==> flow/run.sh <==
#!/bin/bash
# the make line also repeats each setting of config.mk as NAME=value (left out here)
make -C /OpenROAD-flow-scripts/flow DESIGN_CONFIG=/design/flow/config.mk WORK_HOME=/design/flow/orfs CLKGATE_MAP_FILE= finish
==> flow/design.v <==
module clk_div(
    input clk,
    input rst,
    output reg tick_1hz
    );
    parameter CLK_FREQ = 1000; 
    reg [31:0] cnt; 
    always @(posedge clk or posedge rst) begin
        if (rst) begin
            cnt <= 0;
            tick_1hz <= 0;
        end 
        else begin
            if (cnt >= CLK_FREQ - 1) begin
                cnt <= 0;
                tick_1hz <= 1;
            end 
            else begin
                cnt <= cnt + 1;
                tick_1hz <= 0; 
            end
        end
    end
endmodule
module time_counter(
    input clk,
    input rst,
    input tick_1hz,
    input adjust,    
    input up,        
    input up_ten,    
    output reg [3:0] cur_h_ten, cur_h_one,
    output reg [3:0] cur_m_ten, cur_m_one,
    output reg [3:0] cur_s_ten, cur_s_one,
    output reg [1:0] adjust_mode,
    output reg led4, led6, led8
    );
    reg prev_adjust, prev_up, prev_up_ten;
    wire adjust_pulse, up_pulse, up_ten_pulse;
    always @(posedge clk) begin
        prev_adjust <= adjust;
        prev_up     <= up;
        prev_up_ten <= up_ten;
    end
    assign adjust_pulse = adjust & (~prev_adjust);
    assign up_pulse     = up & (~prev_up);
    assign up_ten_pulse = up_ten & (~prev_up_ten);
    always @(posedge clk or posedge rst) begin
        if(rst) adjust_mode <= 0;
        else if(adjust_pulse) begin
            if(adjust_mode >= 3) adjust_mode <= 0;
            else adjust_mode <= adjust_mode + 1;
        end
    end
    always @(*) begin
        case(adjust_mode)
            2'd0: {led4, led6, led8} = 3'b111;  
            2'd1: {led4, led6, led8} = 3'b001;  
            2'd2: {led4, led6, led8} = 3'b010;  
            2'd3: {led4, led6, led8} = 3'b100;  
            default: {led4, led6, led8} = 3'b111;
        endcase
    end
    always @(posedge clk or posedge rst) begin
        if(rst) begin
            {cur_h_ten, cur_h_one} <= 0;
            {cur_m_ten, cur_m_one} <= 0;
            {cur_s_ten, cur_s_one} <= 0;
        end
        else begin
            if(adjust_mode == 0 && tick_1hz) begin
                if(cur_s_one == 9) begin
                    cur_s_one <= 0;
                    if(cur_s_ten == 5) begin
                        cur_s_ten <= 0;
                        if(cur_m_one == 9) begin
                            cur_m_one <= 0;
                            if(cur_m_ten == 5) begin
                                cur_m_ten <= 0;
                                if(cur_h_ten == 2 && cur_h_one == 3) begin
                                    cur_h_ten <= 0; cur_h_one <= 0;
                                end else if(cur_h_one == 9) begin
                                    cur_h_one <= 0; cur_h_ten <= cur_h_ten + 1;
                                end else begin
                                    cur_h_one <= cur_h_one + 1;
                                end
                            end else cur_m_ten <= cur_m_ten + 1;
                        end else cur_m_one <= cur_m_one + 1;
                    end else cur_s_ten <= cur_s_ten + 1;
                end else cur_s_one <= cur_s_one + 1;
            end
            else if(up_pulse) begin
                case(adjust_mode)
                    2'd1: begin  
                        if(cur_s_one == 9) begin
                             cur_s_one <= 0;
                             if(cur_s_ten == 5) cur_s_ten <= 0;
                              else cur_s_ten <= cur_s_ten + 1;
                        end else cur_s_one <= cur_s_one + 1;
                    end
                    2'd2: begin  
                        if(cur_m_one == 9) begin
                             cur_m_one <= 0;
                             if(cur_m_ten == 5) cur_m_ten <= 0; 
                             else cur_m_ten <= cur_m_ten + 1;
                        end else cur_m_one <= cur_m_one + 1;
                    end
                    2'd3: begin  
                        if(cur_h_ten == 2 && cur_h_one == 3) begin
                            cur_h_ten <= 0; cur_h_one <= 0;
                        end else if(cur_h_one == 9) begin
                            cur_h_one <= 0; cur_h_ten <= cur_h_ten + 1;
                        end else begin
                            cur_h_one <= cur_h_one + 1;
                        end
                    end
                endcase
            end
            else if(up_ten_pulse) begin
                case(adjust_mode)
                    2'd1: begin 
                        if(cur_s_ten >= 5) cur_s_ten <= 0;
                        else cur_s_ten <= cur_s_ten + 1;
                    end
                    2'd2: begin 
                        if(cur_m_ten >= 5) cur_m_ten <= 0;
                        else cur_m_ten <= cur_m_ten + 1;
                    end
                    2'd3: begin 
                        if(cur_h_ten == 2) begin
                            cur_h_ten <= 0;
                            cur_h_one <= cur_h_one + 6;
                        end
                        else if(cur_h_ten == 1 && cur_h_one >= 4) begin
                            cur_h_ten <= 0;
                            cur_h_one <= cur_h_one - 4;
                        end
                        else begin
                            cur_h_ten <= cur_h_ten + 1;
                        end
                    end
                endcase
            end
        end
    end
endmodule
module time_converter(
    input [3:0] h_ten, h_one, 
    input world_clock, h24,
    input usa, england, spain,
    output reg [3:0] disp_h_ten, disp_h_one,
    output reg am, pm
    );
    integer k_time;  
    integer w_time;  
    always @(*) begin
        k_time = h_ten * 10 + h_one;
        w_time = k_time; 
        if (world_clock) begin
            if (usa) begin      
                w_time = k_time - 14;
                if (w_time < 0) w_time = w_time + 24; 
            end
            else if (england) begin 
                w_time = k_time - 9;
                if (w_time < 0) w_time = w_time + 24;
            end
            else if (spain) begin   
                w_time = k_time - 8;
                if (w_time < 0) w_time = w_time + 24;
            end
        end
        am = 0; 
        pm = 0;
        if (h24 || world_clock) begin
        end
        else begin
            if (w_time < 12) begin
                am = 1; pm = 0;
                if (w_time == 0) w_time = 12;
            end
            else begin
                am = 0; pm = 1;
                if (w_time > 12) w_time = w_time - 12;
            end
        end
        disp_h_ten = w_time / 10;
        disp_h_one = w_time % 10;
    end
endmodule
module stopwatch(
    input clk, rst,
    input enable_mode, 
    input btn_start,
    input btn_reset,
    output reg [3:0] m_ten, m_one,
    output reg [3:0] s_ten, s_one,
    output reg [3:0] ms_ten, ms_one,
    output reg [3:0] lap_m10, lap_m1,
    output reg [3:0] lap_s10, lap_s1,
    output reg [3:0] lap_ms10, lap_ms1
    );
reg [18:0] cnt_div;
    wire tick_10ms;
    assign tick_10ms = (cnt_div == 10 - 1);
    always @(posedge clk or posedge rst) begin
        if(rst) cnt_div <= 0;
        else if(tick_10ms) cnt_div <= 0;
        else cnt_div <= cnt_div + 1;
    end
    reg prev_start, prev_reset;
    wire start_pulse = btn_start & ~prev_start;
    wire reset_pulse = btn_reset & ~prev_reset;
    always @(posedge clk) begin
        prev_start <= btn_start;
        prev_reset <= btn_reset;
    end
    reg running; 
    always @(posedge clk or posedge rst) begin
        if(rst) begin
            {m_ten, m_one, s_ten, s_one, ms_ten, ms_one} <= 0;
            {lap_m10, lap_m1, lap_s10, lap_s1, lap_ms10, lap_ms1} <= 0;
            running <= 0;
        end
        else if(enable_mode) begin 
            if(start_pulse) begin
                running <= ~running;
                if (running) begin
                    lap_m10 <= m_ten; lap_m1 <= m_one;
                    lap_s10 <= s_ten; lap_s1 <= s_one;
                    lap_ms10 <= ms_ten; lap_ms1 <= ms_one;
                end
            end
            if(reset_pulse) begin
                running <= 0;
                {m_ten, m_one, s_ten, s_one, ms_ten, ms_one} <= 0;
                {lap_m10, lap_m1, lap_s10, lap_s1, lap_ms10, lap_ms1} <= 0;
            end
            if(running && tick_10ms) begin
                if(ms_one == 9) begin
                    ms_one <= 0;
                    if(ms_ten == 9) begin
                        ms_ten <= 0;
                        if(s_one == 9) begin
                            s_one <= 0;
                            if(s_ten == 5) begin
                                s_ten <= 0;
                                if(m_one == 9) begin
                                    m_one <= 0;
                                    if(m_ten == 5) m_ten <= 0;
                                    else m_ten <= m_ten + 1;
                                end else m_one <= m_one + 1;
                            end else s_ten <= s_ten + 1;
                        end else s_one <= s_one + 1;
                    end else ms_ten <= ms_ten + 1;
                end else ms_one <= ms_one + 1;
            end
        end
    end
endmodule
module timer(
    input clk, rst,
    input enable_mode,
    input btn_start,
    input btn_min,
    input btn_sec,
    input btn_clear,
    input btn_stop_alarm,
    output reg [3:0] tm_m10, tm_m1,
    output reg [3:0] tm_s10, tm_s1,
    output reg [3:0] set_m10, set_m1,
    output reg [3:0] set_s10, set_s1,
    output reg alarm_on
    );
    reg [31:0] cnt;
    wire tick_1hz;
    parameter CLK_FREQ = 1000;
    assign tick_1hz = (cnt == CLK_FREQ - 1);
    always @(posedge clk or posedge rst) begin
        if(rst) cnt <= 0;
        else if(cnt >= CLK_FREQ - 1) cnt <= 0; 
        else cnt <= cnt + 1;
    end
    reg prev_start, prev_min, prev_sec, prev_clear, prev_stop;
    wire start_pulse = btn_start & ~prev_start;
    wire min_pulse   = btn_min   & ~prev_min;
    wire sec_pulse   = btn_sec   & ~prev_sec;
    wire clear_pulse = btn_clear & ~prev_clear;
    wire stop_pulse  = btn_stop_alarm & ~prev_stop;
    always @(posedge clk) begin
        prev_start <= btn_start; prev_min <= btn_min; prev_sec <= btn_sec;
        prev_clear <= btn_clear; prev_stop <= btn_stop_alarm;
    end
    reg running; 
    wire is_zero = (tm_m10==0 && tm_m1==0 && tm_s10==0 && tm_s1==0);
    always @(posedge clk or posedge rst) begin
        if(rst) begin
            {tm_m10, tm_m1, tm_s10, tm_s1} <= 0;
            {set_m10, set_m1, set_s10, set_s1} <= 0;
            running <= 0; alarm_on <= 0;
        end
        else if(enable_mode) begin
            if (alarm_on && stop_pulse) begin 
                alarm_on <= 0; 
                running <= 0; 
            end
            else if (clear_pulse) begin
                {tm_m10, tm_m1, tm_s10, tm_s1} <= 0;
                {set_m10, set_m1, set_s10, set_s1} <= 0;
                running <= 0; alarm_on <= 0;
            end
            else if(!running && !alarm_on) begin
                if(min_pulse) begin 
                    if(tm_m1 == 9) begin 
                        tm_m1<=0; tm_m10<=tm_m10+1; 
                        set_m1<=0; set_m10<=set_m10+1; 
                    end 
                    else begin 
                        tm_m1 <= tm_m1 + 1;
                        set_m1 <= set_m1 + 1;          
                    end
                end
                if(sec_pulse) begin 
                    if(tm_s10 == 5) begin
                        tm_s10 <= 0; 
                        set_s10 <= 0;                  
                    end 
                    else begin
                        tm_s10 <= tm_s10 + 1;
                        set_s10 <= set_s10 + 1;        
                    end
                    tm_s1 <= 0; set_s1 <= 0; 
                end
            end
            if(start_pulse && !alarm_on && !is_zero) running <= ~running;
            if(running && tick_1hz) begin
                if(is_zero) begin 
                    running <= 0; 
                    alarm_on <= 1; 
                end
                else begin
                    if(tm_s1 == 0) begin
                        tm_s1 <= 9;
                        if(tm_s10 == 0) begin
                            tm_s10 <= 5;
                            if(tm_m1 == 0) begin
                                tm_m1 <= 9;
                                if(tm_m10 > 0) tm_m10 <= tm_m10 - 1;
                            end else tm_m1 <= tm_m1 - 1;
                        end else tm_s10 <= tm_s10 - 1;
                    end else tm_s1 <= tm_s1 - 1;
                end
            end
        end
        else begin 
            alarm_on <= 0; 
            running <= 0; 
        end
    end
endmodule
module alarm(
    input clk, rst,
    input enable_set,
    input btn_min,
    input btn_hour,
    input btn_stop,
    input btn_toggle,
    input btn_clear,
    input [3:0] cur_h_ten, cur_h_one,
    input [3:0] cur_m_ten, cur_m_one,
    input [3:0] cur_s_ten, cur_s_one,
    output reg [3:0] al_h_ten, al_h_one,
    output reg [3:0] al_m_ten, al_m_one,
    output reg alarm_trigger, 
    output reg alarm_enabled  
    );
    reg prev_min, prev_hour, prev_stop, prev_toggle, prev_clear;
    wire min_pulse    = btn_min    & ~prev_min;
    wire hour_pulse   = btn_hour   & ~prev_hour;
    wire stop_pulse   = btn_stop   & ~prev_stop;
    wire toggle_pulse = btn_toggle & ~prev_toggle;
    wire clear_pulse  = btn_clear  & ~prev_clear;
    always @(posedge clk) begin
        prev_min    <= btn_min;
        prev_hour   <= btn_hour;
        prev_stop   <= btn_stop;
        prev_toggle <= btn_toggle;
        prev_clear  <= btn_clear;
    end
    always @(posedge clk or posedge rst) begin
        if(rst) begin
            {al_h_ten, al_h_one, al_m_ten, al_m_one} <= 0;
            alarm_enabled <= 0; 
        end
        else begin
            if (toggle_pulse) alarm_enabled <= ~alarm_enabled;
            if(enable_set) begin
                if(clear_pulse) begin
                    {al_h_ten, al_h_one, al_m_ten, al_m_one} <= 0;
                end
                if(min_pulse) begin 
                    if(al_m_one == 9) begin al_m_one <= 0;
                    if(al_m_ten == 5) al_m_ten <= 0; 
                    else al_m_ten <= al_m_ten + 1; end 
                    else al_m_one <= al_m_one + 1;
                end
                if(hour_pulse) begin 
                     if(al_h_ten == 2 && al_h_one == 3) begin al_h_ten <= 0;
                     al_h_one <= 0; end 
                     else if(al_h_one == 9) begin al_h_one <= 0;
                     al_h_ten <= al_h_ten + 1; end 
                     else al_h_one <= al_h_one + 1;
                end
            end
        end
    end
    reg is_ringing; 
    always @(posedge clk or posedge rst) begin
        if (rst) is_ringing <= 0;
        else begin
            if (!alarm_enabled || (is_ringing && stop_pulse)) is_ringing <= 0;
            else if (alarm_enabled && !enable_set && !is_ringing) begin
                if ({cur_h_ten, cur_h_one, cur_m_ten, cur_m_one} == {al_h_ten, al_h_one, al_m_ten, al_m_one} &&
                    cur_s_ten == 0 && cur_s_one == 0) is_ringing <= 1; 
            end
        end
    end
    always @(*) alarm_trigger = is_ringing;
endmodule
module display_controller(
    input clk,
    input rst, 
    input [3:0] h_ten, h_one, 
    input [3:0] m_ten, m_one, 
    input [3:0] s_ten, s_one,
    input world_clock, use_alarm,
    input usa, england, spain,
    output reg [7:0] seg_com,  
    output reg [7:0] seg_data, 
    output reg [7:0] seg7
    );
    reg [19:0] seg_clk_div;
    wire seg_scan_clk;
    assign seg_scan_clk = seg_clk_div[1]; 
    always @(posedge clk or posedge rst) begin
        if (rst) seg_clk_div <= 0;
        else seg_clk_div <= seg_clk_div + 1;
    end
    reg [2:0] seg_scan_cnt;
    wire seg_scan_en = (seg_clk_div[1:0] == 2'b01);
    always @(posedge clk or posedge rst) begin
        if (rst) seg_scan_cnt <= 0;
        else if (seg_scan_en) begin
            if (seg_scan_cnt == 5) seg_scan_cnt <= 0;
            else seg_scan_cnt <= seg_scan_cnt + 1;
        end
    end
    reg [3:0] current_digit;
    always @(*) begin
        seg_data = 8'b1111_1111; 
        case (seg_scan_cnt)
            3'd0: begin
                seg_com = 8'b1101_1111; 
                current_digit = h_ten;
            end
            3'd1: begin
                seg_com = 8'b1110_1111;
                current_digit = h_one;
            end
            3'd2: begin
                seg_com = 8'b1111_0111;
                current_digit = m_ten;
            end
            3'd3: begin
                seg_com = 8'b1111_1011; 
                current_digit = m_one;
            end
            3'd4: begin
                seg_com = 8'b1111_1101; 
                current_digit = s_ten;
            end
            3'd5: begin
                seg_com = 8'b1111_1110; 
                current_digit = s_one;
            end
            default: begin
                seg_com = 8'b1111_1111;
                current_digit = 4'd0;
            end
        endcase
        case (current_digit)
            4'h0: seg_data[6:0] = ~7'b100_0000;
            4'h1: seg_data[6:0] = ~7'b111_1001;
            4'h2: seg_data[6:0] = ~7'b010_0100;
            4'h3: seg_data[6:0] = ~7'b011_0000;
            4'h4: seg_data[6:0] = ~7'b001_1001;
            4'h5: seg_data[6:0] = ~7'b001_0010;
            4'h6: seg_data[6:0] = ~7'b000_0010;
            4'h7: seg_data[6:0] = ~7'b111_1000;
            4'h8: seg_data[6:0] = ~7'b000_0000;
            4'h9: seg_data[6:0] = ~7'b001_0000;
            default: seg_data[6:0] = 7'b000_0000;
        endcase
        if (seg_scan_cnt == 3'd1 || seg_scan_cnt == 3'd3) 
             seg_data[7] = 1'b1;
        else 
             seg_data[7] = 1'b0;
    end 
    always @(posedge clk or posedge rst) begin
        if(rst) seg7 <= 8'b0000_0000; 
        else begin
            if(world_clock) begin
                if(usa)      
                    seg7 <= 8'b0011_1110; 
                else if(england) 
                    seg7 <= 8'b0111_1001; 
                else if(spain)   
                    seg7 <= 8'b0110_1101; 
                else 
                    seg7 <= 8'b0000_0000; 
            end
            else 
                seg7 <= 8'b0000_0000;
        end
    end
endmodule
module lcd_controller(
    input clk, rst,     
    input h24, world_clock,
    input sw_stopwatch, sw_timer, sw_alarm_set,
    input alarm_enabled,
    input usa, england, spain, 
    input [3:0] stp_m10, stp_m1, stp_s10, stp_s1, stp_ms10, stp_ms1,
    input [3:0] set_m10, set_m1, set_s10, set_s1,
    input [3:0] al_h10, al_h1, al_m10, al_m1,
    output reg LCD_RS, LCD_RW, LCD_E,
    output reg [7:0] LCD_DATA
    );
    reg [31:0] lcd_clk_div;
    wire lcd_tick;
    assign lcd_tick = (lcd_clk_div == 3 - 1);
    always @(posedge clk or posedge rst) begin
        if (rst) lcd_clk_div <= 0;
        else if (lcd_tick) lcd_clk_div <= 0;
        else lcd_clk_div <= lcd_clk_div + 1;
    end
    always @(posedge clk or posedge rst) begin
        if (rst) LCD_E <= 0;
        else if (lcd_clk_div < 1) LCD_E <= 1; 
        else LCD_E <= 0;
    end
    reg [7:0] lcd_state;
    reg [7:0] lcd_data_reg;
    reg lcd_rs_reg;
    reg [4:0] char_idx; 
    always @(posedge clk or posedge rst) begin
        if (rst) begin
            lcd_state <= 0;
            LCD_RW <= 0; LCD_RS <= 0; LCD_DATA <= 8'h00;
            char_idx <= 0;
            lcd_rs_reg <= 0; lcd_data_reg <= 8'h00;
        end 
        else begin
            if (lcd_tick) begin 
                case (lcd_state)
                    0:  begin lcd_rs_reg <= 0; lcd_data_reg <= 8'h38; lcd_state <= 1; end 
                    1:  begin lcd_state <= 2; end 
                    2:  begin lcd_rs_reg <= 0; lcd_data_reg <= 8'h38; lcd_state <= 3; end 
                    3:  begin lcd_state <= 4; end
                    4:  begin lcd_rs_reg <= 0; lcd_data_reg <= 8'h0C; lcd_state <= 5; end 
                    5:  begin lcd_state <= 6; end
                    6:  begin lcd_rs_reg <= 0; lcd_data_reg <= 8'h01; lcd_state <= 7; end 
                    7:  begin lcd_state <= 8; end
                    8:  begin lcd_rs_reg <= 0; lcd_data_reg <= 8'h06; lcd_state <= 9; end 
                    9:  begin lcd_state <= 10; end
                    10: begin lcd_rs_reg <= 0; lcd_data_reg <= 8'h80; char_idx <= 0; lcd_state <= 11; end 
                    11: begin 
                        lcd_rs_reg <= 1;
                        if (sw_stopwatch) begin
                            case(char_idx)
                                0: lcd_data_reg <= "M"; 1: lcd_data_reg <= "O"; 2: lcd_data_reg <= "D"; 3: lcd_data_reg <= "E";
                                4: lcd_data_reg <= " "; 5: lcd_data_reg <= ":"; 6: lcd_data_reg <= " ";
                                7: lcd_data_reg <= "S"; 8: lcd_data_reg <= "T"; 9: lcd_data_reg <= "O"; 10: lcd_data_reg <= "P"; 
                                11: lcd_data_reg <= "W"; 12: lcd_data_reg <= "A"; 13: lcd_data_reg <= "T"; 14: lcd_data_reg <= "C"; 15: lcd_data_reg <= "H";
                            endcase
                        end
                        else if (sw_timer) begin
                            case(char_idx)
                                0: lcd_data_reg <= "M"; 1: lcd_data_reg <= "O"; 2: lcd_data_reg <= "D"; 3: lcd_data_reg <= "E";
                                4: lcd_data_reg <= " "; 5: lcd_data_reg <= ":"; 6: lcd_data_reg <= " ";
                                7: lcd_data_reg <= "T"; 8: lcd_data_reg <= "I"; 9: lcd_data_reg <= "M"; 10: lcd_data_reg <= "E"; 
                                11: lcd_data_reg <= "R"; 12: lcd_data_reg <= " "; 13: lcd_data_reg <= " "; 14: lcd_data_reg <= " "; 15: lcd_data_reg <= " ";
                            endcase
                        end
                        else if (sw_alarm_set) begin
                            case(char_idx)
                                0: lcd_data_reg <= "A"; 1: lcd_data_reg <= "L"; 2: lcd_data_reg <= "A"; 3: lcd_data_reg <= "R"; 
                                4: lcd_data_reg <= "M"; 5: lcd_data_reg <= " "; 6: lcd_data_reg <= "S"; 7: lcd_data_reg <= "E"; 
                                8: lcd_data_reg <= "T"; 9: lcd_data_reg <= " "; 10: lcd_data_reg <= ":"; 11: lcd_data_reg <= " "; 
                                12: lcd_data_reg <= (alarm_enabled) ? "O" : "O";
                                13: lcd_data_reg <= (alarm_enabled) ? "N" : "F";
                                14: lcd_data_reg <= (alarm_enabled) ? " " : "F";
                                15: lcd_data_reg <= " ";
                            endcase
                        end
                        else begin
                            case(char_idx)
                                0: lcd_data_reg <= "M"; 1: lcd_data_reg <= "O"; 2: lcd_data_reg <= "D"; 3: lcd_data_reg <= "E";
                                4: lcd_data_reg <= " "; 5: lcd_data_reg <= ":"; 6: lcd_data_reg <= " ";
                                7: lcd_data_reg <= (h24) ? "2" : "1";
                                8: lcd_data_reg <= (h24) ? "4" : "2"; 
                                9: lcd_data_reg <= "H"; 
                                10: lcd_data_reg <= " "; 11: lcd_data_reg <= "T"; 12: lcd_data_reg <= "Y"; 13: lcd_data_reg <= "P"; 14: lcd_data_reg <= "E"; 15: lcd_data_reg <= " ";
                            endcase
                        end
                        if(char_idx < 15) char_idx <= char_idx + 1;
                        else lcd_state <= 12;
                    end
                    12: begin lcd_rs_reg <= 0; lcd_data_reg <= 8'hC0; char_idx <= 0; lcd_state <= 13; end 
                    13: begin
                        lcd_rs_reg <= 1;
                        if (sw_stopwatch) begin
                            case(char_idx)
                                0: lcd_data_reg <= "L"; 1: lcd_data_reg <= "A"; 2: lcd_data_reg <= "P"; 
                                3: lcd_data_reg <= " "; 4: lcd_data_reg <= ":"; 5: lcd_data_reg <= " ";
                                6: lcd_data_reg <= stp_m10 + "0"; 7: lcd_data_reg <= stp_m1 + "0";
                                8: lcd_data_reg <= ":";  
                                9: lcd_data_reg <= stp_s10 + "0"; 10: lcd_data_reg <= stp_s1 + "0";
                                11: lcd_data_reg <= ":";  
                                12: lcd_data_reg <= stp_ms10 + "0"; 13: lcd_data_reg <= stp_ms1 + "0";
                                14: lcd_data_reg <= " "; 15: lcd_data_reg <= " ";
                            endcase
                        end
                        else if (sw_timer) begin
                            case(char_idx)
                                0: lcd_data_reg <= "S"; 1: lcd_data_reg <= "E"; 2: lcd_data_reg <= "T"; 
                                3: lcd_data_reg <= " "; 4: lcd_data_reg <= ":"; 5: lcd_data_reg <= " ";
                                6: lcd_data_reg <= set_m10 + "0"; 7: lcd_data_reg <= set_m1 + "0";
                                8: lcd_data_reg <= ":";
                                9: lcd_data_reg <= set_s10 + "0"; 10: lcd_data_reg <= set_s1 + "0";
                                default: lcd_data_reg <= " "; 
                            endcase
                        end
                        else if (sw_alarm_set) begin
                            case(char_idx)
                                0: lcd_data_reg <= "T"; 1: lcd_data_reg <= "I"; 2: lcd_data_reg <= "M"; 3: lcd_data_reg <= "E"; 
                                4: lcd_data_reg <= " "; 5: lcd_data_reg <= ":"; 6: lcd_data_reg <= " ";
                                7: lcd_data_reg <= al_h10 + "0"; 8: lcd_data_reg <= al_h1 + "0";
                                9: lcd_data_reg <= ":";
                                10: lcd_data_reg <= al_m10 + "0"; 11: lcd_data_reg <= al_m1 + "0";
                                default: lcd_data_reg <= " ";
                            endcase
                        end
                        else begin
                            case(char_idx)
                                0: lcd_data_reg <= "Z"; 1: lcd_data_reg <= "O"; 2: lcd_data_reg <= "N"; 3: lcd_data_reg <= "E";
                                4: lcd_data_reg <= " "; 5: lcd_data_reg <= ":"; 6: lcd_data_reg <= " ";
                                default: begin
                                    if (world_clock && usa) begin
                                        case(char_idx)
                                            7: lcd_data_reg <= "U"; 8: lcd_data_reg <= "S"; 9: lcd_data_reg <= "A"; 10: lcd_data_reg <= " "; 
                                            11: lcd_data_reg <= "("; 12: lcd_data_reg <= "N"; 13: lcd_data_reg <= "Y"; 14: lcd_data_reg <= ")"; 15: lcd_data_reg <= " ";
                                        endcase
                                    end
                                    else if (world_clock && england) begin
                                        case(char_idx)
                                            7: lcd_data_reg <= "U"; 8: lcd_data_reg <= "K"; 9: lcd_data_reg <= " "; 10: lcd_data_reg <= "("; 
                                            11: lcd_data_reg <= "L"; 12: lcd_data_reg <= "O"; 13: lcd_data_reg <= "N"; 14: lcd_data_reg <= ")"; 15: lcd_data_reg <= " ";
                                        endcase
                                    end
                                    else if (world_clock && spain) begin
                                        case(char_idx)
                                            7: lcd_data_reg <= "S"; 8: lcd_data_reg <= "P"; 9: lcd_data_reg <= "A"; 10: lcd_data_reg <= "I"; 
                                            11: lcd_data_reg <= "N"; 12: lcd_data_reg <= " "; 13: lcd_data_reg <= " "; 14: lcd_data_reg <= " "; 15: lcd_data_reg <= " ";
                                        endcase
                                    end
                                    else begin
                                        case(char_idx)
                                            7: lcd_data_reg <= "K"; 8: lcd_data_reg <= "O"; 9: lcd_data_reg <= "R"; 10: lcd_data_reg <= "E"; 
                                            11: lcd_data_reg <= "A"; 12: lcd_data_reg <= " "; 13: lcd_data_reg <= " "; 14: lcd_data_reg <= " "; 15: lcd_data_reg <= " ";
                                        endcase
                                    end
                                end
                            endcase
                        end
                        if(char_idx < 15) char_idx <= char_idx + 1; 
                        else lcd_state <= 14; 
                    end
                    14: begin lcd_rs_reg <= 0; lcd_data_reg <= 8'h02; lcd_state <= 15; end 
                    15: begin lcd_state <= 10; end 
                    default: lcd_state <= 0;
                endcase
                LCD_RS <= lcd_rs_reg;
                LCD_DATA <= lcd_data_reg;
                LCD_RW <= 0; 
            end
        end
    end
endmodule
module clock(
    input clk,
    input rst,
    input adjust, up, up_ten,
    input h24, world_clock,
    input usa, england, spain,
    input sw_stopwatch,
    input sw_timer,
    input sw_alarm_set,
    input btn_stp_start,
    input btn_stp_reset,
    input btn_alarm_toggle,
    input btn_alarm_stop,
    output [7:0] seg_data, seg_com, seg7,
    output am, pm,
    output led4, led6, led8, 
    output LCD_RS, LCD_RW, LCD_E,
    output [7:0] LCD_DATA,
    output [3:0] rgb_r,
    output piezo_out 
    );
    wire tick_1hz;
    wire [1:0] adjust_mode;
    wire [3:0] cur_h_ten, cur_h_one, cur_m_ten, cur_m_one, cur_s_ten, cur_s_one;
    wire [3:0] disp_h_ten, disp_h_one; 
    wire [3:0] stp_m10, stp_m1, stp_s10, stp_s1, stp_ms10, stp_ms1;
    wire [3:0] stp_run_m10, stp_run_m1, stp_run_s10, stp_run_s1, stp_run_ms10, stp_run_ms1;
    wire [3:0] stp_lap_m10, stp_lap_m1, stp_lap_s10, stp_lap_s1, stp_lap_ms10, stp_lap_ms1;
    wire [3:0] tm_m10, tm_m1, tm_s10, tm_s1;
    wire [3:0] tm_set_m10, tm_set_m1, tm_set_s10, tm_set_s1;
    wire timer_alarm_on; 
    wire [3:0] al_h10, al_h1, al_m10, al_m1;
    wire real_alarm_trig; 
    wire alarm_is_on;     
    reg [3:0] final_h_ten, final_h_one, final_m_ten, final_m_one, final_s_ten, final_s_one;
    clk_div u_clk_div( .clk(clk), .rst(rst), .tick_1hz(tick_1hz) );
    time_counter u_counter(
        .clk(clk), .rst(rst), .tick_1hz(tick_1hz),
        .adjust( adjust & ~sw_stopwatch & ~sw_timer & ~sw_alarm_set ), 
        .up(     up     & ~sw_stopwatch & ~sw_timer & ~sw_alarm_set ), 
        .up_ten( up_ten & ~sw_stopwatch & ~sw_timer & ~sw_alarm_set ),
        .cur_h_ten(cur_h_ten), .cur_h_one(cur_h_one),
        .cur_m_ten(cur_m_ten), .cur_m_one(cur_m_one),
        .cur_s_ten(cur_s_ten), .cur_s_one(cur_s_one),
        .adjust_mode(adjust_mode),
        .led4(led4), .led6(led6), .led8(led8) 
    );
    time_converter u_converter(
        .h_ten(cur_h_ten), .h_one(cur_h_one),
        .world_clock(world_clock), .h24(h24),
        .usa(usa), .england(england), .spain(spain),
        .disp_h_ten(disp_h_ten), .disp_h_one(disp_h_one),
        .am(am), .pm(pm)
    );
    stopwatch u_stopwatch(
        .clk(clk), .rst(rst),
        .enable_mode(sw_stopwatch),
        .btn_start(btn_stp_start), .btn_reset(btn_stp_reset),
        .m_ten(stp_run_m10), .m_one(stp_run_m1),
        .s_ten(stp_run_s10), .s_one(stp_run_s1),
        .ms_ten(stp_run_ms10), .ms_one(stp_run_ms1),
        .lap_m10(stp_lap_m10), .lap_m1(stp_lap_m1),
        .lap_s10(stp_lap_s10), .lap_s1(stp_lap_s1),
        .lap_ms10(stp_lap_ms10), .lap_ms1(stp_lap_ms1)
    );
   timer u_timer(
        .clk(clk), .rst(rst),
        .enable_mode(sw_timer),
        .btn_start(adjust),
        .btn_min(up_ten),
        .btn_sec(up),
        .btn_clear(btn_stp_reset),
        .btn_stop_alarm(btn_alarm_stop),
        .tm_m10(tm_m10), .tm_m1(tm_m1), 
        .tm_s10(tm_s10), .tm_s1(tm_s1),
        .set_m10(tm_set_m10), .set_m1(tm_set_m1), 
        .set_s10(tm_set_s10),
        .set_s1(tm_set_s1),
        .alarm_on(timer_alarm_on)
    );
    alarm u_alarm(
        .clk(clk), .rst(rst),
        .enable_set(sw_alarm_set), 
        .btn_min(up),              
        .btn_hour(up_ten),         
        .btn_stop(btn_alarm_stop),     
        .btn_toggle(btn_alarm_toggle), 
        .btn_clear(btn_stp_reset),     
        .cur_h_ten(cur_h_ten), .cur_h_one(cur_h_one),
        .cur_m_ten(cur_m_ten), .cur_m_one(cur_m_one),
        .cur_s_ten(cur_s_ten), .cur_s_one(cur_s_one),
        .al_h_ten(al_h10), .al_h_one(al_h1),
        .al_m_ten(al_m10), .al_m_one(al_m1),
        .alarm_trigger(real_alarm_trig),
        .alarm_enabled(alarm_is_on) 
    );
    always @(*) begin
        if (sw_stopwatch) begin 
            final_h_ten = stp_run_m10;  final_h_one = stp_run_m1;
            final_m_ten = stp_run_s10;  final_m_one = stp_run_s1;
            final_s_ten = stp_run_ms10; final_s_one = stp_run_ms1;
        end
        else if (sw_timer) begin
            final_h_ten = 0;        final_h_one = 0;
            final_m_ten = tm_m10;   final_m_one = tm_m1;
            final_s_ten = tm_s10;   final_s_one = tm_s1;
        end
        else if (sw_alarm_set) begin
            final_h_ten = al_h10;   final_h_one = al_h1; 
            final_m_ten = al_m10;   final_m_one = al_m1;
            final_s_ten = 0;        final_s_one = 0;
        end
        else begin
            final_h_ten = disp_h_ten; final_h_one = disp_h_one;
            final_m_ten = cur_m_ten;  final_m_one = cur_m_one;
            final_s_ten = cur_s_ten;  final_s_one = cur_s_one;
        end
    end
    reg [15:0] piezo_cnt;
    reg piezo_wave;
    always @(posedge clk or posedge rst) begin
        if(rst) begin piezo_cnt <= 0; piezo_wave <= 0; end
        else begin
            piezo_wave <= ~piezo_wave; 
        end
    end
    assign piezo_out = (timer_alarm_on | real_alarm_trig) ? piezo_wave : 1'b0;
    reg [8:0] blink_cnt; 
    always @(posedge clk or posedge rst) begin
        if(rst) blink_cnt <= 0; else blink_cnt <= blink_cnt + 1;
    end
    wire blink_sig = blink_cnt[8]; 
    wire blink_red = (timer_alarm_on | real_alarm_trig) ? blink_sig : 1'b0; 
    assign rgb_r = {blink_red, blink_red, blink_red, blink_red}; 
    display_controller u_display(
        .clk(clk), .rst(rst),
        .h_ten(final_h_ten), .h_one(final_h_one),
        .m_ten(final_m_ten), .m_one(final_m_one),
        .s_ten(final_s_ten), .s_one(final_s_one),
        .world_clock(world_clock), .use_alarm(1'b0),
        .usa(usa), .england(england), .spain(spain),
        .seg_com(seg_com), .seg_data(seg_data), .seg7(seg7)
    );
    lcd_controller u_lcd(
        .clk(clk), .rst(rst),
        .h24(h24), .world_clock(world_clock),
        .sw_stopwatch(sw_stopwatch),
        .sw_timer(sw_timer),
        .sw_alarm_set(sw_alarm_set), 
        .alarm_enabled(alarm_is_on), 
        .usa(usa), .england(england), .spain(spain),
        .stp_m10(stp_lap_m10), .stp_m1(stp_lap_m1),
        .stp_s10(stp_lap_s10), .stp_s1(stp_lap_s1),
        .stp_ms10(stp_lap_ms10), .stp_ms1(stp_lap_ms1),
        .set_m10(tm_set_m10), .set_m1(tm_set_m1),
        .set_s10(tm_set_s10), .set_s1(tm_set_s1),
        .al_h10(al_h10), .al_h1(al_h1),
        .al_m10(al_m10), .al_m1(al_m1),
        .LCD_RS(LCD_RS), .LCD_RW(LCD_RW),
        .LCD_E(LCD_E), .LCD_DATA(LCD_DATA)
    );
endmodule
==> flow/constraint.sdc <==
create_clock -name core_clock -period 11.5 [get_ports {clk}]
set_input_delay 2.3000 -clock core_clock [delete_from_list [all_inputs] [get_ports {clk}]]
set_output_delay 2.3000 -clock core_clock [all_outputs]
set_load 0.01 [all_outputs]
==> flow/config.mk <==
export PLATFORM = sky130hd
export DESIGN_NAME = clock
export DESIGN_NICKNAME = clock
export VERILOG_FILES = /design/flow/design.v
export SDC_FILE = /design/flow/constraint.sdc
export NUM_CORES = 4
export LEC_CHECK = 0
export ABC_AREA = 1
export CAP_MARGIN = 20
export CORE_ASPECT_RATIO = 1.04
export CORE_MARGIN = 2
export CORE_UTILIZATION = 72
export CTS_CLUSTER_DIAMETER = 255
export CTS_CLUSTER_SIZE = 14
export GPL_ROUTABILITY_DRIVEN = 1
export HOLD_SLACK_MARGIN = -0.07
export PLACE_DENSITY_LB_ADDON = 0.27
export SETUP_SLACK_MARGIN = 1.5
export SLEW_MARGIN = 20
==> results of run 1 <==
## per-layer routing
metal / GRT usage / vias up / wire [µm]
met4: 0.241 / 0 / 4940
met1: 0.552 / 10919 / 25700
li1: - / 10213 / -
met5: 0 / - / 0
met3: 0.0843 / 553 / 8380
met2: 0.723 / 1964 / 33200
## repair_timing
item | CTS | global route
setup endpoints to repair | 7 | 7
buffers inserted | 36 | 29
resized | 110 | 107
pin swaps | 59 | 55
## metrics by stage
step / cells / setup WS [ps] / hold slack (ps) / instance area (µm²)
4_1_cts: 3589 / -154 / 431 / 24400
5_1_grt: 3618 / -1470 / 456 / 25100
6_report: 3618 / -942 / 437 / 25100
3_3_place_gp: 3505 / -457 / 395 / 23100
2_1_floorplan: 2986 / 666 / 382 / 21300
3_5_place_dp: 3505 / -933 / 404 / 23100
## layout make-up
| class | instances | area, µm² |
|---|---|---|
| clock buffers | 46 | 726 |
| clock inverters | 2 | 32.5 |
| fillers | 1489 | 3540 |
| inverters | 497 | 1880 |
| multi-input cells | 2113 | 12100 |
| flip-flops and latches | 309 | 7680 |
| well taps | 390 | 488 |
| repair buffers | 261 | 2130 |
==> metrics.csv, run 1 <==
stage,metric,value,unit
worst_setup_path,r2r-end,u_lcd.lcd_data_reg[0]$_DFFE_PP0P_,
synth,synth.lib_cells_used.distinct,71,
final_timing,slew_headroom,0.206,
global_route,largest_net_degree_at_the_start_of_global_routing,83,
clock_tree,cts_root_buffer,sky130_fd_sc_hd__clkbuf_16,
worst_setup_path,critical_path.max_fanout,6,
worst_setup_path,r2r_setup_slack,6920,ps
run,warnings,64,
worst_setup_path,cp_data_arrival_time,10140,ps
place,portBuffers,57,
clock_tree,cts_buffers,26,
final_timing,worstMarginPinSlew,1190,ps
worst_setup_path,cp.depth,71,
worst_setup_path,crit_path_start_kind,flip-flop,
synth,synth.ff_latch_count,309,
global_route,grt_overflow_total,0,
floorplan,floorplan.core_area,28600,µm²
min_path,min-delay-path-class,flip-flop to flip-flop,
outcome,so.violations,setup timing,
route,drt_wl_total,72.3,mm
clock_tree,worst_skew_pair.late_latency,570,ps
floorplan,num_io_pins,62,
finish,final_util,0.876,
min_path,hold_ep,piezo_wave$_DFF_PP0_,
synth,ys_chip_area,21000,µm²
worst_setup_path,critical-path-max-stage-delay,590,ps
synth,synth.cellmix.xorXnorShare,0.0274,
final_timing,setup_viol,7,
route,drcViolationCount,0,
worst_setup_path,worstRegToRegCells,20,
synth,synth_area_in_adders,0.0507,
clock_tree,clk_pin_slew,70,ps
floorplan,die_x,172,µm
floorplan,fp.dieH,178,µm
synth,synthDominantCellAreaShare,0.355,
floorplan,die_area,30600,µm²
final_timing,clock.fmax,0.0804,GHz
worst_setup_path,cp-startpoint,u_counter.cur_h_ten[3]$_DFFE_PP0P_,
place,gp_congestion,1.11,
final_timing,period_needed,12440,ps
final_timing,timing.final.ws_setup,-942,ps
synth,edf_count,0,
global_route,track_usage,0.441,
place,post-dp-hpwl,46.4,mm
route,route.detailed.vias_per_inst,6.54,
synth,post_synth_mux_area_share,0.000476,
synth,synth_area_per_cell,7.15,µm²
synth,synth_top_cell_by_area,sky130_fd_sc_hd__dfrtp_1,
synth,synth-cells-yosys,2940,
run,max_cap_violations,0,
final_timing,final.period_utilization,1.08,
synth,syn_area,21000,µm²
route,avgRoutedWirePerCell,20.0,µm
clock_tree,cts_num_sinks,309,
min_path,whs_path_depth,1,
worst_setup_path,critPathTopFamily,simple AND/OR/NAND/NOR gates,
worst_setup_path,worstSetupPathType,flip-flop to output pin,
synth,netlist.top_cell.by_instances,sky130_fd_sc_hd__nand2_1,
synth,synth.cellmix.simpleShare,0.306,
finish,final_nets,3309,
worst_setup_path,path_buffers,12,
synth,warnings_from_yosys,9,
clock_tree,clk_path_buf_depth,3,
route,number_of_diodes_added_for_antenna_fixing,0,
final_timing,rsz_0062_raised_after_global_routing,true,
min_path,hp_start,piezo_wave$_DFF_PP0_,
worst_setup_path,required_time_worst_endpoint,9200,ps
worst_setup_path,path_common_cell,sky130_fd_sc_hd__nand2_4,
final_timing,final-max-slew-violation-count,0,
final_timing,timing.setup.tns,-6320,ps
clock_tree,cts_tree,yes,
final_timing,final-hold-violation-count,0,
route,detailedRoute.firstPassIterationCount,11,
synth,flop_cell,sky130_fd_sc_hd__dfrtp_1,
synth,ys_top_cells_by_count,"sky130_fd_sc_hd__nand2_1 (582), sky130_fd_sc_hd__inv_1 (476), sky130_fd_sc_hd__nor2_1 (311), sky130_fd_sc_hd__dfrtp_1 (298), sky130_fd_sc_hd__nand3_1 (239)",
clock_tree,holdBufCountCts,0,
global_route,first_global_vias,22248,
route,via_count,23649,
floorplan,floorplan.core_util,0.735,
finish,syn_to_layout_area_delta,19.3,%
synth,ys_top_logic_family,simple AND/OR/NAND/NOR gates,
worst_setup_path,end_kind,output pin,
final_timing,skew,28.3,ps
route,drt-initial-drc-count,4017,
synth,synth_cells,2940,
route,antenna_violating_nets_post_route,0,
synth,synth.area.top_cells,"sky130_fd_sc_hd__dfrtp_1 (35%), sky130_fd_sc_hd__nand2_1 (10%), sky130_fd_sc_hd__inv_1 (8.5%), sky130_fd_sc_hd__nand3_1 (5.7%), sky130_fd_sc_hd__nor2_1 (5.6%)",
synth,yosysSeqAreaShare,0.365,
outcome,run_status,finished with violations,
clock_tree,htree_num_levels,1,
global_route,antenna_violations_before_repair,0,
worst_setup_path,worst_path_max_delay_cell,sky130_fd_sc_hd__fa_2,
floorplan,rows,63,
worst_setup_path,critical_path.endpoint,seg_data[5],
worst_setup_path,worst_r2r_startpoint,u_lcd.char_idx[1]$_DFFE_PP0P_,
global_route,grt_first_pass_wirelength,108,mm
synth,async_reset_ff_frac,0.968,
synth,synth-compound-area-share,0.146,
==> run 2, diff against run 1 <==
CORE_ASPECT_RATIO = default   (was 1.04)
CORE_UTILIZATION = 63   (was 72)
CTS_CLUSTER_DIAMETER = default   (was 255)
CTS_CLUSTER_SIZE = default   (was 14)
GPL_ROUTABILITY_DRIVEN = default   (was 1)
HOLD_SLACK_MARGIN = default   (was -0.07)
PLACE_DENSITY_LB_ADDON = default   (was 0.27)
SETUP_SLACK_MARGIN = default   (was 1.5)
clock period = 10.4 ns   (was 11.5 ns; I/O delays follow)
==> run 2 against run 1 <==
  * Still fails the layout checks on setup timing
  * Cell area grew 3.7%
  * Global-route usage shrank 5.4 points
  * Via count shrank 4.1%
  * Critical endpoint is now seg_data[0]
  * Largest cell class unchanged
  * Highest routed layer unchanged
==> metrics.csv, run 2 <==
stage,metric,value,unit
synth,yosysSeqAreaShare,0.365,
min_path,hp_start,piezo_wave$_DFF_PP0_,
outcome,run_status,finished with violations,
finish,regArea,7680,µm²
final_timing,rsz_0062_raised_after_global_routing,true,
final_timing,final-max-slew-violation-count,0,
finish,syn_to_layout_area_delta,23.7,%
synth,synthDominantCellAreaShare,0.355,
route,antenna_violating_nets_post_route,0,
clock_tree,cts_num_sinks,309,
route,drt-initial-drc-count,2440,
synth,synth_area_per_cell,7.15,µm²
floorplan,floorplan.core_util,0.643,
floorplan,rows,66,
global_route,first_global_vias,22583,
final_timing,clock.fmax,0.0849,GHz
clock_tree,cts_root_buffer,sky130_fd_sc_hd__clkbuf_16,
worst_setup_path,cp_data_arrival_time,9700,ps
finish,comb_area,12200,µm²
synth,edf_count,0,
synth,ys_chip_area,21000,µm²
floorplan,die_x,187,µm
worst_setup_path,worstSetupPathType,flip-flop to output pin,
min_path,hold_ep,piezo_wave$_DFF_PP0_,
floorplan,die_area,34900,µm²
worst_setup_path,cp.depth,77,
final_timing,skew,18.2,ps
worst_setup_path,worstRegToRegCells,20,
synth,synth.cellmix.simpleShare,0.306,
worst_setup_path,worst_r2r_startpoint,u_lcd.char_idx[0]$_DFFE_PP0P_,
final_timing,setup_viol,7,
synth,netlist.top_cell.by_instances,sky130_fd_sc_hd__nand2_1,
synth,synth_area_in_adders,0.0507,
worst_setup_path,required_time_worst_endpoint,8320,ps
clock_tree,holdBufCountCts,0,
worst_setup_path,critical_path.max_fanout,6,
final_timing,final.period_utilization,1.13,
route,avgRoutedWirePerCell,18.6,µm
clock_tree,htree_num_levels,1,
worst_setup_path,critical-path-max-stage-delay,610,ps
global_route,largest_net_degree_at_the_start_of_global_routing,165,
place,post-dp-hpwl,48.7,mm
outcome,so.violations,setup timing,
min_path,min-delay-path-class,flip-flop to flip-flop,
route,drt_wl_total,69.6,mm
min_path,whs_path_depth,1,
place,gp_congestion,0.988,
worst_setup_path,worst_path_max_delay_cell,sky130_fd_sc_hd__fa_2,
worst_setup_path,cp-startpoint,u_counter.cur_h_ten[1]$_DFFE_PP0P_,
finish,filler_cell_count,2186,
floorplan,fp.dieH,187,µm
clock_tree,clk_path_buf_depth,3,
synth,warnings_from_yosys,9,
synth,synth-compound-area-share,0.146,
synth,synth_top_cell_by_area,sky130_fd_sc_hd__dfrtp_1,
worst_setup_path,path_buffers,13,
route,number_of_diodes_added_for_antenna_fixing,0,
synth,ys_top_logic_family,simple AND/OR/NAND/NOR gates,
final_timing,period_needed,11780,ps
global_route,antenna_violations_before_repair,0,
global_route,grt_first_pass_wirelength,111,mm
worst_setup_path,end_kind,output pin,
route,route.detailed.vias_per_inst,6.04,
final_timing,timing.setup.tns,-9340,ps
synth,synth-cells-yosys,2940,
run,warnings,70,
synth,synth_cells,2940,
synth,synth.area.top_cells,"sky130_fd_sc_hd__dfrtp_1 (35%), sky130_fd_sc_hd__nand2_1 (10%), sky130_fd_sc_hd__inv_1 (8.5%), sky130_fd_sc_hd__nand3_1 (5.7%), sky130_fd_sc_hd__nor2_1 (5.6%)",
worst_setup_path,r2r-end,u_lcd.lcd_data_reg[0]$_DFFE_PP0P_,
global_route,track_usage,0.387,
synth,flop_cell,sky130_fd_sc_hd__dfrtp_1,
floorplan,num_io_pins,62,
worst_setup_path,critical_path.endpoint,seg_data[0],
synth,async_reset_ff_frac,0.968,
final_timing,worst_hold_slack,440,ps
synth,syn_area,21000,µm²
final_timing,slew_headroom,0.295,
worst_setup_path,crit_path_start_kind,flip-flop,
worst_setup_path,path_common_cell,sky130_fd_sc_hd__nand2_4,
worst_setup_path,critPathTopFamily,simple AND/OR/NAND/NOR gates,
synth,synth.ff_latch_count,309,
finish,final_nets,3388,
clock_tree,cts_buffers,31,
clock_tree,cts_tree,yes,
clock_tree,clk_pin_slew,60,ps
worst_setup_path,r2r_setup_slack,5980,ps
synth,synth.lib_cells_used.distinct,71,
synth,post_synth_mux_area_share,0.000476,
global_route,grt_overflow_total,0,
synth,ys_top_cells_by_count,"sky130_fd_sc_hd__nand2_1 (582), sky130_fd_sc_hd__inv_1 (476), sky130_fd_sc_hd__nor2_1 (311), sky130_fd_sc_hd__dfrtp_1 (298), sky130_fd_sc_hd__nand3_1 (239)",
route,via_count,22685,
clock_tree,worst_skew_pair.late_latency,610,ps
place,portBuffers,57,
route,drcViolationCount,0,
run,max_cap_violations,0,
final_timing,worstMarginPinSlew,1050,ps
floorplan,floorplan.core_area,32700,µm²
final_timing,timing.final.ws_setup,-1380,ps
final_timing,final-hold-violation-count,0,
route,detailedRoute.firstPassIterationCount,6,
synth,synth.cellmix.xorXnorShare,0.0274,
run 2: per-layer routing:
layer	global-route usage	share of wire
met3	0.0517	0.083
met4	0.183	0.051
met1	0.491	0.39
met5	0.00275	0
met2	0.657	0.48
run 2: repair_timing:
| item | CTS | global route |
|---|---|---|
| pin swaps | 78 | 89 |
| gates resized | 117 | 99 |
| endpoints found under the setup margin | 7 | 7 |
| gates cloned | 0 | 0 |
| setup buffers | 31 | 21 |
run 2: metrics by stage:
| stage | instance area (µm²) | cells | util | setup slack (ps) |
|---|---|---|---|---|
| 3_3_place_gp | 23800 | 3644 | 0.729 | -1220 |
| 6_report | 26000 | 3753 | 0.796 | -1380 |
| 4_1_cts | 25500 | 3732 | 0.778 | -1060 |
| 2_1_floorplan | 21300 | 2986 | - | -48.5 |
| 5_1_grt | 26000 | 3753 | 0.796 | -1800 |
| 3_5_place_dp | 23800 | 3644 | 0.729 | -1600 |
run 2: final cells by class:
cell class / instances / area share
Sequential cell: 309 / 0.295
Clock buffer: 44 / 0.0340
Multi-Input combinational cell: 2113 / 0.467
Clock inverter: 13 / 0.00563
Timing Repair Buffer: 335 / 0.104
Inverter: 497 / 0.0727
Tap cell: 442 / 0.0213
==> run 3, diff against run 2 <==
ABC_AREA = default   (was 1)
CORE_UTILIZATION = 71   (was 63)
CTS_CLUSTER_DIAMETER = 79   (was default)
clock period = 16.0 ns   (was 10.4 ns; I/O delays follow)
==> run 3 against run 2 <==
  * Now clean on timing, DRC and antenna
  * Cell area is 10% lower
  * Clock skew rose by 1.6 ps
  * Non-clock buffer count decreased by 236
  * Critical path type is now input port to output pin
  * Critical endpoint is now seg_data[3]
==> metrics.csv, run 3 <==
stage,metric,value,unit
worst_setup_path,end_kind,output pin,
floorplan,floorplan.core_area,29400,µm²
clock_tree,worst_skew_pair.late_latency,550,ps
worst_setup_path,cp-startpoint,world_clock,
final_timing,skew,19.8,ps
route,drt_wl_total,64.1,mm
synth,synth.area.top_cells,"sky130_fd_sc_hd__dfrtp_1 (35%), sky130_fd_sc_hd__nand2_1 (6.1%), sky130_fd_sc_hd__ha_1 (4.9%), sky130_fd_sc_hd__o21ai_0 (4.3%), sky130_fd_sc_hd__nor2_1 (3.8%)",
worst_setup_path,worst_r2r_startpoint,u_stopwatch.cnt_div[14]$_DFF_PP0_,
synth,synth.cellmix.simpleShare,0.233,
synth,yosysSeqAreaShare,0.365,
floorplan,rows,63,
synth,async_reset_ff_frac,0.968,
clock_tree,cts_num_sinks,309,
synth,synthDominantCellAreaShare,0.354,
worst_setup_path,path_common_cell,sky130_fd_sc_hd__ha_1,
clock_tree,cts_tree,yes,
final_timing,final.period_utilization,0.969,
place,portBuffers,57,
synth,synth_cells,2493,
synth,warnings_from_yosys,9,
global_route,antenna_violations_before_repair,0,
worst_setup_path,critical-path-max-stage-delay,600,ps
synth,synth_top_cell_by_area,sky130_fd_sc_hd__dfrtp_1,
floorplan,floorplan.core_util,0.716,
synth,post_synth_mux_area_share,0.0316,
global_route,largest_net_degree_at_the_start_of_global_routing,179,
worst_setup_path,critical_path.max_fanout,9,
route,number_of_diodes_added_for_antenna_fixing,0,
min_path,hold_ep,piezo_wave$_DFF_PP0_,
worst_setup_path,r2r_setup_slack,11160,ps
synth,synth.lib_cells_used.distinct,116,
clock_tree,cts_root_buffer,sky130_fd_sc_hd__clkbuf_16,
floorplan,die_x,176,µm
global_route,first_global_vias,19834,
min_path,min-delay-path-class,flip-flop to flip-flop,
synth,edf_count,0,
worst_setup_path,worstSetupPathType,input port to output pin,
global_route,grt_first_pass_wirelength,102,mm
floorplan,die_area,31100,µm²
route,via_count,20735,
synth,synth-compound-area-share,0.215,
route,drt-initial-drc-count,3078,
floorplan,num_io_pins,62,
worst_setup_path,required_time_worst_endpoint,12800,ps
place,gp_congestion,1.09,
route,antenna_violating_nets_post_route,0,
place,place_ws,-2.39,ps
route,avgRoutedWirePerCell,21.6,µm
worst_setup_path,cp_data_arrival_time,12310,ps
outcome,run_status,no timing/DRC/antenna violations,
synth,netlist.top_cell.by_instances,sky130_fd_sc_hd__nand2_1,
worst_setup_path,worst_path_max_delay_cell,sky130_fd_sc_hd__clkdlybuf4s50_1,
final_timing,final-hold-violation-count,0,
route,detailedRoute.firstPassIterationCount,7,
worst_setup_path,critPathTopFamily,AND-OR/OR-AND gates,
route,drcViolationCount,0,
final_timing,slew_headroom,0.227,
synth,ys_top_cells_by_count,"sky130_fd_sc_hd__nand2_1 (343), sky130_fd_sc_hd__dfrtp_1 (298), sky130_fd_sc_hd__nor2_1 (211), sky130_fd_sc_hd__o21ai_0 (181), sky130_fd_sc_hd__a21oi_1 (125)",
final_timing,setup_viol,0,
route,route.detailed.vias_per_inst,7.00,
finish,final_nets,2647,
clock_tree,cts_buffers,34,
synth,flop_cell,sky130_fd_sc_hd__dfrtp_1,
place,post-dp-hpwl,42.6,mm
floorplan,fp.dieH,176,µm
finish,filler_cell_count,1836,
run,warnings,68,
final_timing,period_needed,15510,ps
final_timing,worstMarginPinSlew,1150,ps
worst_setup_path,r2r-end,u_stopwatch.m_ten[1]$_DFFE_PP0P_,
clock_tree,clk_pin_slew,60,ps
run,max_cap_violations,0,
synth,ys_chip_area,21100,µm²
worst_setup_path,critical_path.endpoint,seg_data[3],
clock_tree,clk_path_buf_depth,3,
worst_setup_path,crit_path_start_kind,input port,
min_path,whs_path_depth,1,
synth,ys_top_logic_family,simple AND/OR/NAND/NOR gates,
synth,synth_area_per_cell,8.45,µm²
clock_tree,htree_num_levels,2,
global_route,grt_overflow_total,0,
synth,synth.cellmix.xorXnorShare,0.0628,
worst_setup_path,cp.depth,36,
clock_tree,holdBufCountCts,0,
synth,synth.ff_latch_count,309,
synth,syn_area,21100,µm²
final_timing,clock.fmax,0.0645,GHz
finish,syn_to_layout_area_delta,11.0,%
worst_setup_path,path_buffers,6,
synth,synth-cells-yosys,2493,
final_timing,timing.final.ws_setup,495,ps
min_path,hp_start,piezo_wave$_DFF_PP0_,
final_timing,worst_hold_slack,404,ps
final_timing,final-max-slew-violation-count,0,
worst_setup_path,worstRegToRegCells,9,
synth,synth_area_in_adders,0.0511,
global_route,track_usage,0.405,
==> run 3: metrics by stage <==
step	TNS, ps	instance area (µm²)	instances	util
floorplan	0	21200	2539	-
global placement	0	22000	2893	0.749
detailed placement	-2.39	22000	2893	0.749
CTS	0	23200	2955	0.789
global route	-93.9	23400	2962	0.795
finish	0	23400	2962	0.795
==> run 3: routing by layer <==
metal / global-route usage / part of all wire / routed length [µm] / vias to the layer above
met5: 0 / 0 / 0 / -
met4: 0.188 / 0.052 / 3330 / 0
met3: 0.0734 / 0.10 / 6710 / 328
met2: 0.671 / 0.47 / 29900 / 1480
met1: 0.520 / 0.38 / 24100 / 9828
li1: - / - / - / 9099
==> run 3: area by class of cell <==
| type | count | area (µm²) | share of cell area |
|---|---|---|---|
| Sequential cell | 309 | 7680 | 0.329 |
| Multi-Input combinational cell | 2015 | 12800 | 0.547 |
| Tap cell | 390 | 488 | 0.0209 |
| Clock buffer | 42 | 921 | 0.0394 |
| Timing Repair Buffer | 99 | 898 | 0.0384 |
| Clock inverter | 20 | 250 | 0.0107 |
| Inverter | 87 | 338 | 0.0145 |
==> run 3: repair_timing <==
item                                    CTS  global route
pin swaps                                 0             2
cloned                                    0             0
endpoints found under the setup margin    1             7
setup buffers                             0             7
gates resized                             1            36
==> run 4, diff against run 3 <==
CAP_MARGIN = 5   (was 20)
CELL_PAD_IN_SITES_DETAIL_PLACEMENT = 0   (was default)
CELL_PAD_IN_SITES_GLOBAL_PLACEMENT = 0   (was default)
CORE_MARGIN = 7   (was 2)
CORE_UTILIZATION = 15   (was 71)
CTS_CLUSTER_DIAMETER = default   (was 79)
CTS_CLUSTER_SIZE = 44   (was default)
GPL_TIMING_DRIVEN = 0   (was default)
MAX_ROUTING_LAYER = met4   (was default)
PLACE_DENSITY_LB_ADDON = 0.07   (was default)
SETUP_SLACK_MARGIN = 2.28   (was default)
SLEW_MARGIN = 0   (was 20)
TNS_END_PERCENT = 40   (was default)
clock period = 29.3 ns   (was 16.0 ns; I/O delays follow)
==> run 4 against run 3 <==
  * Clock skew grew 17 ps
  * Routed wire length grew 34%
  * Global-route usage shrank 29 points
  * Via count shrank 6.1%
==> metrics.csv, run 4 <==
stage,metric,value,unit
clock_tree,post_cts.resized_instances,0,
finish,filler_cell_count,15573,
worst_setup_path,critical-path-max-stage-delay,620,ps
floorplan,floorplan.core_util,0.151,
synth,yosysSeqAreaShare,0.365,
global_route,largest_net_degree_at_the_start_of_global_routing,110,
worst_setup_path,critical_path.endpoint,seg_data[3],
final_timing,final.period_utilization,0.786,
finish,syn_to_layout_area_delta,22.2,%
route,avgRoutedWirePerCell,18.9,µm
route,met2WireLength,38.0,mm
worst_setup_path,critPathTopFamily,AND-OR/OR-AND gates,
worst_setup_path,worstSetupPathType,input port to output pin,
run,warnings,64,
synth,edf_count,0,
final_timing,clock.fmax,0.0434,GHz
min_path,hold_ep,piezo_wave$_DFF_PP0_,
global_route,grt_first_pass_wirelength,131,mm
worst_setup_path,worst_r2r_startpoint,u_lcd.char_idx[1]$_DFFE_PP0P_,
synth,synthDominantCellAreaShare,0.354,
min_path,min-delay-path-class,flip-flop to flip-flop,
route,drt-initial-drc-count,1300,
finish,final_nets,2743,
floorplan,rows,137,
route,antenna_violating_nets_post_route,0,
worst_setup_path,path_buffers,8,
synth,synth.ff_latch_count,309,
synth,synth.lib_cells_used.distinct,116,
floorplan,die_x,389,µm
route,drcViolationCount,0,
synth,synth.area.top_cells,"sky130_fd_sc_hd__dfrtp_1 (35%), sky130_fd_sc_hd__nand2_1 (6.1%), sky130_fd_sc_hd__ha_1 (4.9%), sky130_fd_sc_hd__o21ai_0 (4.3%), sky130_fd_sc_hd__nor2_1 (3.8%)",
worst_setup_path,end_kind,output pin,
min_path,hp_start,piezo_wave$_DFF_PP0_,
clock_tree,clk_path_buf_depth,3,
worst_setup_path,cp.depth,40,
worst_setup_path,critical_path.max_fanout,10,
worst_setup_path,r2r-end,u_lcd.lcd_data_reg[3]$_DFFE_PP0P_,
floorplan,die_area,151000,µm²
synth,ys_top_logic_family,simple AND/OR/NAND/NOR gates,
synth,synth_top_cell_by_area,sky130_fd_sc_hd__dfrtp_1,
clock_tree,cts_tree,yes,
global_route,track_usage,0.114,
final_timing,skew,36.5,ps
synth,warnings_from_yosys,9,
route,route.detailed.vias_per_inst,4.27,
clock_tree,cts_buffers,45,
synth,netlist.top_cell.by_instances,sky130_fd_sc_hd__nand2_1,
worst_setup_path,r2r_setup_slack,23880,ps
route,drt_wl_total,86.2,mm
final_timing,rsz_0062_raised_after_global_routing,false,
worst_setup_path,crit_path_start_kind,input port,
floorplan,floorplan.core_area,139000,µm²
route,top_layer_used_by_detailed_routing,met4,
place,post-dp-hpwl,64.9,mm
final_timing,timing.setup.tns,0,ps
worst_setup_path,cp_data_arrival_time,17180,ps
clock_tree,htree_num_levels,2,
clock_tree,clk_pin_slew,60,ps
final_timing,final-max-slew-violation-count,0,
synth,post_synth_mux_area_share,0.0316,
global_route,grt_overflow_total,0,
final_timing,period_needed,23040,ps
final_timing,final-hold-violation-count,0,
outcome,run_status,no timing/DRC/antenna violations,
final_timing,setup_viol,0,
clock_tree,cts_root_buffer,sky130_fd_sc_hd__clkbuf_16,
synth,async_reset_ff_frac,0.968,
global_route,first_global_vias,19562,
synth,ys_chip_area,21100,µm²
final_timing,worst_hold_slack,399,ps
synth,synth_area_per_cell,8.45,µm²
route,via_count,19462,
final_timing,worstMarginPinSlew,1280,ps
synth,synth-compound-area-share,0.215,
run,max_cap_violations,0,
clock_tree,worst_skew_pair.late_latency,630,ps
synth,synth.cellmix.xorXnorShare,0.0628,
route,detail_route.wirelength.met1,42.8,mm
worst_setup_path,cp-startpoint,england,
clock_tree,cts_num_sinks,309,
final_timing,slew_headroom,0.135,
worst_setup_path,worst_path_max_delay_cell,sky130_fd_sc_hd__clkdlybuf4s50_1,
floorplan,num_io_pins,62,
place,portBuffers,53,
finish,layout.cell_area.non_filler,25700,µm²
synth,synth.cellmix.simpleShare,0.233,
place,detailed_place.area,24200,µm²
clock_tree,holdBufCountCts,0,
route,met3_length,3.21,mm
clock_tree,number_of_setup_buffers_added_after_cts,0,
route,detailedRoute.firstPassIterationCount,7,
synth,synth_area_in_adders,0.0511,
floorplan,fp.dieH,389,µm
synth,syn_area,21100,µm²
worst_setup_path,worstRegToRegCells,14,
place,gp_congestion,0.854,
synth,synth-cells-yosys,2493,
synth,ys_top_cells_by_count,"sky130_fd_sc_hd__nand2_1 (343), sky130_fd_sc_hd__dfrtp_1 (298), sky130_fd_sc_hd__nor2_1 (211), sky130_fd_sc_hd__o21ai_0 (181), sky130_fd_sc_hd__a21oi_1 (125)",
worst_setup_path,required_time_worst_endpoint,23440,ps
global_route,antenna_violations_before_repair,4,
synth,flop_cell,sky130_fd_sc_hd__dfrtp_1,
min_path,whs_path_depth,1,
synth,synth_cells,2493,
-- run 4: layout make-up --
class                      count  area [µm²]  share of cell area
inverter                      87         334              0.0130
timing repair buffer          56         593              0.0230
buffer                       128         542              0.0210
clock inverter                23         287              0.0111
clock buffer                  59        1250              0.0485
multi-input combinational   2015       12700               0.493
tap                         1876        2350              0.0912
sequential                   309        7680               0.299
antenna                        4        10.0            0.000389
-- run 4: per-layer routing --
metal | GRT usage | vias up
li1 | - | 9312
met1 | 0.158 | 9614
met2 | 0.171 | 414
met3 | 0.0171 | 122
met4 | 0.0304 | 0
met5 | - | -
-- run 4: metrics by stage --
stage	util	std cells	setup slack (ps)
finish	0.185	4557	6260
global route	0.185	4555	5390
CTS	0.185	4553	6200
detailed placement	0.174	4471	6240
global placement	0.173	4468	6180
floorplan	-	2539	9600
